## bolt_exec
module bolt_exec(
    input logic clk,
    input logic rst,  
    input logic [31:0] instr,  
    input logic [31:0] rs1,  
    input logic [31:0] rs2,  
    input logic [31:0] pc,  
    output logic [31:0] result,  
    output logic [31:0] next_pc,  
    output logic branch,  
    output logic reg_wr,  
    output logic mem_wr,  
    output logic mem_rd  
);
    logic cmem_wr, cbr, cmem_rd, creg_wr, cmem_reg, cop_b;
    logic [2:0] cop_a;
    logic [5:0] calu_op;
    logic i_type, r_type, s_type, sb_type, u_type, uj_type;
    logic [31:0] imm;
    logic cond;
    control u_control (
        .op_cc(instr[6:0]), .fun3_c(instr[14:12]), .fun7_c(instr[31:25]), .calu_br(cond),
        .cmem_wr(cmem_wr), .cbr(cbr), .cmem_rd(cmem_rd), .creg_wr(creg_wr), .cmem_reg(cmem_reg),
        .calu_op(calu_op), .cop_a(cop_a), .cop_b(cop_b),
        .i_type(i_type), .r_type(r_type), .s_type(s_type), .sb_type(sb_type), .u_type(u_type),
        .uj_type(uj_type)
    );
    imm_gen u_imm_gen (.instr(instr), .imm(imm));
    alu u_alu (
        .clk(clk), .rst(rst), .aop_a(rs1), .aop_b(rs2), .aimm(imm), .alu_op(calu_op), .apc(pc),
        .cond(cond), .branch(branch), .result(result)
    );
    ifu u_ifu (
        .ibranch(cbr), .i_typej(calu_op == 6'd39), .sb_type(sb_type), .uj_type(calu_op == 6'd40),
        .iop_a(rs1), .imm(imm), .pci(pc), .clk(clk), .rst(rst), .pc(next_pc)
    );
    always_ff @(posedge clk) begin
        if (rst == 1'b1)begin
            reg_wr <= 1'b0;
            mem_wr <= 1'b0;
            mem_rd <= 1'b0;
        end
        else begin
            reg_wr <= creg_wr;
            mem_wr <= cmem_wr;
            mem_rd <= cmem_rd;
        end
    end
endmodule
For scale: ~68 flip-flops, about 200 I/O pins, roughly 25000 µm² of cells after synthesis.
make LEC_CHECK=0 CAP_MARGIN=20 CORE_MARGIN=2 CORE_UTILIZATION=40 SETUP_SLACK_MARGIN=0.5 SLEW_MARGIN=20 finish   # period 6.72 ns
run.sh (not shown) runs the stock make flow with config.mk's settings and CLKGATE_MAP_FILE=.
The baseline went through all stages and came out clean.
Change:
- CORE_UTILIZATION: 40 -> 58
- SETUP_SLACK_MARGIN: 0.5 -> -0.53
- clock period: 6.72 -> 5.39 ns (I/O delays scaled with it)
What happened: This time the run never finished: it broke off in global routing (5_1_grt) (GRT-0116); die size went down by a quarter to a third; synthesized cell count does not change; synthesized area does not change.
Change:
- CORE_UTILIZATION: 58 -> 40
- SETUP_SLACK_MARGIN: -0.53 -> -0.46
- clock period: 5.39 -> 4.5 ns (I/O delays scaled with it)
Effect:
- With this change the flow finished but failed the layout checks on setup timing
- die size increases by 44%
- synthesized area does not change
- synthesized cell count stays the same
Change:
- SETUP_SLACK_MARGIN: -0.46 -> 1.11
- TNS_END_PERCENT: unset -> 15
- clock period: 4.5 -> 6.5 ns (I/O delays scaled with it)
This time the run finished clean.
Power decreases by well over a third.
Design area decreases by about a fifth.
First-iteration DRC count decreases by roughly a tenth.
Area after synthesis does not change.
Non-clock buffer count decreases by 947.
Register-to-register slack improved by 2.0 ns.
Clock-buffer cell count increases by 2.
Cell count decreases by about a fifth.
Critical path depth decreases by 8.
Worst hold slack improved by 0.014 ns.

========
bolt_exec again, from the RTL that the note above started with.
Settings: LEC_CHECK=0, CAP_MARGIN=15, CELL_PAD_IN_SITES_DETAIL_PLACEMENT=2, CORE_MARGIN=9, CORE_UTILIZATION=28, CTS_CLUSTER_SIZE=53, HOLD_SLACK_MARGIN=0.19, MAX_ROUTING_LAYER=met4, MIN_ROUTING_LAYER=met2, PLACE_DENSITY_LB_ADDON=0.13, SLEW_MARGIN=10, TNS_END_PERCENT=95; clock period 3.64 ns.
The first run aborted during 4_1_cts (DPL-0033).
==> next run, changes <==
==> flow/config.mk (replaced) <==
export PLATFORM = sky130hd
export DESIGN_NAME = bolt_exec
export DESIGN_NICKNAME = bolt_exec
export VERILOG_FILES = /design/flow/design.v
export SDC_FILE = /design/flow/constraint.sdc
export NUM_CORES = 4
export LEC_CHECK = 0
export CAP_MARGIN = 20
export CORE_ASPECT_RATIO = 0.5
export CORE_MARGIN = 9
export CORE_UTILIZATION = 28
export PLACE_DENSITY = 0.42
export SETUP_SLACK_MARGIN = 0.5
export SLEW_MARGIN = 20
==> flow/constraint.sdc (replaced) <==
create_clock -name core_clock -period 6.5 [get_ports {clk}]
set_input_delay 1.3000 -clock core_clock [delete_from_list [all_inputs] [get_ports {clk}]]
set_output_delay 1.3000 -clock core_clock [all_outputs]
set_load 0.01 [all_outputs]
Result: Now the flow ran to the end with no violations. Synthesized area does not change. Synthesized cell count is unchanged. Die area increases by 0.65%.

========
job 104:
Starting RTL as in the previous note.
export LEC_CHECK = 0
export CAP_MARGIN = 15
export CELL_PAD_IN_SITES_DETAIL_PLACEMENT = 2
export CORE_MARGIN = 2
export CORE_UTILIZATION = 28
export CTS_CLUSTER_SIZE = 53
export HOLD_SLACK_MARGIN = 0.19
export MAX_ROUTING_LAYER = met4
export MIN_ROUTING_LAYER = met2
export PLACE_DENSITY_LB_ADDON = 0.13
export SLEW_MARGIN = 0
create_clock -name core_clock -period 3.64 [get_ports {clk}]
Job 104: DPL-0033 in 4_1_cts -> run aborted
Edits applied to the flow inputs when going from job 104 to job 105:
# job 104
export LEC_CHECK = 0
export CAP_MARGIN = 15
export CELL_PAD_IN_SITES_DETAIL_PLACEMENT = 2
export CORE_MARGIN = 2
export CORE_UTILIZATION = 28
export CTS_CLUSTER_SIZE = 53
export HOLD_SLACK_MARGIN = 0.19
export MAX_ROUTING_LAYER = met4
export MIN_ROUTING_LAYER = met2
export PLACE_DENSITY_LB_ADDON = 0.13
export SLEW_MARGIN = 0
create_clock -name core_clock -period 3.64 [get_ports {clk}]
# job 105
export LEC_CHECK = 0
export CAP_MARGIN = 20
export CORE_MARGIN = 2
export CORE_UTILIZATION = 50
export SETUP_SLACK_MARGIN = 0.5
export SLEW_MARGIN = 20
create_clock -name core_clock -period 5.64 [get_ports {clk}]
## What came out
As the logs show, job 105 stopped at 5_1_grt after a tool error, so it never reached the end of the flow. The higher floorplan die height of job 104 and job 105 is in job 104. From job 105 to job 104, adder-cell share of the synthesized area did not move at all. Reported for job 104 and job 105, synthesized cell count turned out identical to the last digit. From job 104 to job 105 the numbers moved as follows: synthesized area level, instance area at placement saw a decrease, standard-cell row count decreased 28. For the half-perimeter wire length after placement, job 105 came in 41% lower than job 104 did. Pre-CTS setup slack in job 105 is 1990 ps higher than in job 104. From job 104 to job 105 the numbers moved as follows: final estimated routing congestion in global placement decreased by 2.2% relative to the old numbers, total die size went down 44%.

========
Starting RTL as in the previous note.
## bolt_exec
module bolt_exec(
    input logic clk,
    input logic rst,  
    input logic [31:0] instr,  
    input logic [31:0] rs1,  
    input logic [31:0] rs2,  
    input logic [31:0] pc,  
    output logic [31:0] result,  
    output logic [31:0] next_pc,  
    output logic branch,  
    output logic reg_wr,  
    output logic mem_wr,  
    output logic mem_rd  
);
    logic cmem_wr, cbr, cmem_rd, creg_wr, cmem_reg, cop_b;
    logic [2:0] cop_a;
    logic [5:0] calu_op;
    logic i_type, r_type, s_type, sb_type, u_type, uj_type;
    logic [31:0] imm;
    logic cond;
    control u_control (
        .op_cc(instr[6:0]), .fun3_c(instr[14:12]), .fun7_c(instr[31:25]), .calu_br(cond),
        .cmem_wr(cmem_wr), .cbr(cbr), .cmem_rd(cmem_rd), .creg_wr(creg_wr), .cmem_reg(cmem_reg),
        .calu_op(calu_op), .cop_a(cop_a), .cop_b(cop_b),
        .i_type(i_type), .r_type(r_type), .s_type(s_type), .sb_type(sb_type), .u_type(u_type),
        .uj_type(uj_type)
    );
    imm_gen u_imm_gen (.instr(instr), .imm(imm));
    alu u_alu (
        .clk(clk), .rst(rst), .aop_a(rs1), .aop_b(rs2), .aimm(imm), .alu_op(calu_op), .apc(pc),
        .cond(cond), .branch(branch), .result(result)
    );
    ifu u_ifu (
        .ibranch(cbr), .i_typej(calu_op == 6'd39), .sb_type(sb_type), .uj_type(calu_op == 6'd40),
        .iop_a(rs1), .imm(imm), .pci(pc), .clk(clk), .rst(rst), .pc(next_pc)
    );
    always_ff @(posedge clk) begin
        if (rst == 1'b1)begin
            reg_wr <= 1'b0;
            mem_wr <= 1'b0;
            mem_rd <= 1'b0;
        end
        else begin
            reg_wr <= creg_wr;
            mem_wr <= cmem_wr;
            mem_rd <= cmem_rd;
        end
    end
endmodule
make LEC_CHECK=0 ABC_AREA=1 CAP_MARGIN=20 CORE_MARGIN=2 CORE_UTILIZATION=72 CTS_CLUSTER_SIZE=100 SETUP_SLACK_MARGIN=0.5 SLEW_MARGIN=20 TNS_END_PERCENT=10 finish   # period 3.78 ns
The starting point never finished: it broke off in detailed placement (3_5_place_dp), error DPL-0038.
Then changed:
ABC_AREA = default   (was 1)
CORE_UTILIZATION = 28   (was 72)
CTS_CLUSTER_SIZE = default   (was 100)
TNS_END_PERCENT = default   (was 10)
clock period = 6.5 ns   (was 3.78 ns; I/O delays follow)
With this change the flow went through all stages and came out clean.
Synthesized cell count decreases by 18%.
Die size increases to 2.6 times its value.
Synthesized area increases by 3.6%.
Then changed:
CORE_UTILIZATION = 40   (was 28)
SETUP_SLACK_MARGIN = -0.79   (was 0.5)
clock period = 8.16 ns   (was 6.5 ns; I/O delays follow)
Clock-buffer cell count came out lower by 2.
Final cell count goes down by 15%.
Synthesized area stays the same.
Worst setup slack gains 0.016 ns.
Routed wire length is lower by 10%.
Sequential power drops by 20%.
Final area went down by 14%.
Then changed:
SETUP_SLACK_MARGIN = 1.03   (was -0.79)
TNS_END_PERCENT = 5   (was default)
clock period = 6.5 ns   (was 8.16 ns; I/O delays follow)
Effect: The new run ran to the end with no violations. Global-route usage fell by 0.58 points. Clock skew stays the same. Worst setup slack improved by 0.32 ns. Sequential power goes up by 25%. Design area climbs by 9.0%. Flip-flop count is unchanged. Critical path depth went down by 5. Cell count increases by 5.9%. Via count came out higher by 2.7%.
Then changed:
ABC_AREA = 1   (was default)
CAP_MARGIN = 5   (was 20)
CORE_ASPECT_RATIO = 0.5   (was default)
CORE_MARGIN = 9   (was 2)
CORE_UTILIZATION = 50   (was 40)
CTS_CLUSTER_SIZE = 74   (was default)
GPL_TIMING_DRIVEN = 0   (was default)
MAX_ROUTING_LAYER = met5   (was default)
SETUP_SLACK_MARGIN = default   (was 1.03)
TNS_END_PERCENT = 100   (was 5)
After rerunning: The new run reached the layout checks and failed them: setup timing; clock power came out lower by about 2%; setup slack got worse by 1.2 ns; first-iteration DRC count came out lower by 4.4%; total power came out lower by about 12%; via count came out lower by 7.5%; area after synthesis came out lower by 3.5%; critical path depth came out higher by 16; non-clock buffer count came out lower by 332; sequential power came out lower by 7.1%; utilization came out higher by 8.6 points.

========
Starting RTL as in the previous note.
clock: 2.52 ns
lec_check: 0
cap_margin: 40
core_margin: 2
core_utilization: 72
cts_cluster_size: 25
place_density_lb_addon: 0.01
setup_slack_margin: 0.73
slew_margin: 20
The first run ended with an error in detailed placement.
Then changed:
--- a/flow/config.mk
+++ b/flow/config.mk
@@ -7,3 +7,3 @@
 export LEC_CHECK = 0
-export CAP_MARGIN = 40
+export CAP_MARGIN = 5
 export CORE_MARGIN = 2
=> The changed run aborted during detailed placement, error DPL-0038. Die area is unchanged. Synthesized cell count stays the same. Synthesized area is unchanged.

========
== run A ==
bolt_exec again, from the RTL that the note above started with.
clock: 6.5 ns
lec_check: 0
cap_margin: 20
core_margin: 2
core_utilization: 28
cts_cluster_diameter: 225
cts_cluster_size: 52
setup_slack_margin: 0.5
slew_margin: 20
tns_end_percent: 5
Run A ended with every stage complete and zero timing, DRC or antenna violations.
Inputs modified between run A and run B:
Settings: TNS_END_PERCENT: 5 -> unset; CORE_UTILIZATION: 28 -> 52; CTS_CLUSTER_DIAMETER: 225 -> unset; CTS_CLUSTER_SIZE: 52 -> unset; the clock period (ns, I/O delays scaled along): 6.5 -> 6.72.
Findings:
Stage in which a tool error killed run B: global routing (5_1_grt). Taking run A as the reference, in run B total cells reported by yosys after synthesis about even, number of rows in the core area shrank by 30, chip area moved down. Relative to run A, the cell total after placement measured on run B has decreased by more than 10%. Number of gates given a new drive strength after cts: lower on run B. Going from run A to run B, post-detailed-placement cell area decreased about 14%; gate count after technology mapping shows no meaningful change. Post-placement setup slack came out higher on run B than on run A.
What run C does differently from run B at the input level:
Settings: CORE_UTILIZATION now 28, was 52; the clock period (ns, I/O delays scaled along) now 6.11, was 6.72.
The y dimension of the die of run C exceeds that of run B by about 36%.
[compare] base=run B new=run C: arithmetic-cell share of the synthesized area counting full adders, half adders and majority gates about even; buffers inserted during post-CTS setup optimization went up 5.
Between run B and run C, the area after synthesis does not differ in any meaningful way.
Diff run C and run B: area of placed instances lower in run B
Compared with run B, run C shows a higher die size.
Run C vs run B, post-placement cell count went up by 1132.
Reported for run C and run B, synthesized net count turned out identical to the last digit.
Run C finished every stage and its layout cleared the timing, DRC and antenna checks.
For run D, these inputs were changed with respect to run C:
Settings: swapping 28 for 50 in CORE_UTILIZATION; putting TNS_END_PERCENT at 35 where nothing was set; swapping 6.11 for 5.64 in the clock period (ns, I/O delays scaled along).
## What came out
- Compared to run C, run D was floorplanned on a smaller die.
- Status(run D) = ERROR, stage = global routing (5_1_grt)
- Count of distinct cell types in the synthesized netlist: run C vs run D, no meaningful difference
- The share of synthesized cell area in full adder, half adder and majority cells of run D and that of run C are within noise of each other.

========
Starting RTL as in the previous note.
==> flow/config.mk <==
export PLATFORM = sky130hd
export DESIGN_NAME = bolt_exec
export DESIGN_NICKNAME = bolt_exec
export VERILOG_FILES = /design/flow/design.v
export SDC_FILE = /design/flow/constraint.sdc
export NUM_CORES = 4
export LEC_CHECK = 0
export ABC_AREA = 1
export CAP_MARGIN = 20
export CORE_ASPECT_RATIO = 0.5
export CORE_MARGIN = 2
export CORE_UTILIZATION = 72
export CTS_CLUSTER_DIAMETER = 387
export CTS_CLUSTER_SIZE = 91
export PLACE_DENSITY = 0.37
export SETUP_SLACK_MARGIN = 0.5
export SLEW_MARGIN = 20
export TNS_END_PERCENT = 5
==> flow/constraint.sdc <==
create_clock -name core_clock -period 2.8 [get_ports {clk}]
set_input_delay 0.5600 -clock core_clock [delete_from_list [all_inputs] [get_ports {clk}]]
set_output_delay 0.5600 -clock core_clock [all_outputs]
set_load 0.01 [all_outputs]
The first run died in detailed placement.
Then changed:
Settings changed: CORE_ASPECT_RATIO 0.5 to unset, CTS_CLUSTER_DIAMETER 387 to unset, CTS_CLUSTER_SIZE 91 to unset, PLACE_DENSITY 0.37 to unset, PLACE_DENSITY_LB_ADDON set to 0.27, SETUP_SLACK_MARGIN 0.5 to 0.91, TNS_END_PERCENT 5 to unset.
Clock period 2.8 ns to 6.22 ns, I/O delays scaled along.
Result:
- Now the flow did not get past global routing with GRT-0116
- synthesized area is unchanged
- die area barely changes
- synthesized cell count does not change
Then changed:
Settings changed: ABC_AREA 1 to unset, CTS_CLUSTER_SIZE set to 25, PLACE_DENSITY_LB_ADDON 0.27 to 0.01, SETUP_SLACK_MARGIN 0.91 to 0.63.
Clock period 6.22 ns to 2.52 ns, I/O delays scaled along.
This time the run died in detailed placement (DPL-0038).
Die area goes up by 3.6%.
Synthesized cell count drops by about 18%.
Area after synthesis increases by about 3.6%.
Then changed:
Settings changed: CORE_UTILIZATION 72 to 27, CTS_CLUSTER_SIZE 25 to unset, PLACE_DENSITY_LB_ADDON 0.01 to unset, SETUP_SLACK_MARGIN 0.63 to 0.5.
Clock period 2.52 ns to 6.11 ns, I/O delays scaled along.
Now the flow finished clean.
Area after synthesis does not change.
Synthesized cell count does not change.
Die size goes up to 2.6 times its value.

========
== P ==
bolt_exec again, from the RTL that the note above started with.
==> flow/config.mk <==
export PLATFORM = sky130hd
export DESIGN_NAME = bolt_exec
export DESIGN_NICKNAME = bolt_exec
export VERILOG_FILES = /design/flow/design.v
export SDC_FILE = /design/flow/constraint.sdc
export NUM_CORES = 4
export LEC_CHECK = 0
export CAP_MARGIN = 20
export CORE_MARGIN = 2
export CORE_UTILIZATION = 28
export CTS_CLUSTER_DIAMETER = 224
export CTS_CLUSTER_SIZE = 52
export SETUP_SLACK_MARGIN = 0.5
export SLEW_MARGIN = 20
export TNS_END_PERCENT = 5
==> flow/constraint.sdc <==
create_clock -name core_clock -period 6.5 [get_ports {clk}]
set_input_delay 1.3000 -clock core_clock [delete_from_list [all_inputs] [get_ports {clk}]]
set_output_delay 1.3000 -clock core_clock [all_outputs]
set_load 0.01 [all_outputs]
#### Input delta (Q over P)
Settings: a deleted CTS_CLUSTER_DIAMETER that had been 224; a deleted CTS_CLUSTER_SIZE that had been 52; a change of CORE_UTILIZATION from 28 to 50; a change of SETUP_SLACK_MARGIN from 0.5 to -0.46; a change of the clock period (ns, I/O delays scaled along) from 6.5 to 4.5.
Results
Comparing P and Q, the one run not ending clean was Q. Effective utilization at floorplan in Q vs P: up 22 points. P and Q ended up with nearly the same clock tree buffer depth. Per the comparison of Q with P, post-CTS repair timing setup buffer count shows an increase of 13, total die size saw a decrease, synthesized instance count essentially unchanged. Going from P to Q, number of placement rows shows a reduction of 25%; total number of H-tree levels shows no meaningful change; horizontal extent of the die shows a reduction of about 25%; placed instance count shows an increase of 29. Q vs P: floorplan core area down by more than a quarter.
### Q -> R
Settings: SETUP_SLACK_MARGIN: -0.46 -> 1.49; CORE_UTILIZATION: 50 -> 58; the clock period (ns, I/O delays scaled along): 4.5 -> 7.99.
Findings:
- Comparing R with Q, the number of buffers inserted by hold repair at cts came out essentially unchanged.
- What R reported for cell row count has to be multiplied by 1.08 to get the figure for Q.
- R vs. Q: horizontal extent of the die decreased 16 µm; number of buffers inserted to repair setup after CTS decreased 11; number of gates given a new drive strength after cts decreased 78.
- Comparing Q against R, there is no change at all in gate count of the mapped netlist.
- Diff Q -> R: AND-OR/OR-AND share of the synthesized area stayed essentially flat, post-synth tally of flip-flops with integrated enable stayed essentially flat.
- Measured against each other, Q and R differ in die area, the lower figure coming from R.
- R ends up with a die height that is 16 µm lower than in Q.
- Of the two candidates, Q has the worse core area and R the better one.
- R got as far as global routing (5_1_grt), where a tool error ended the run.
Power is estimated from default activity; no workload was simulated.
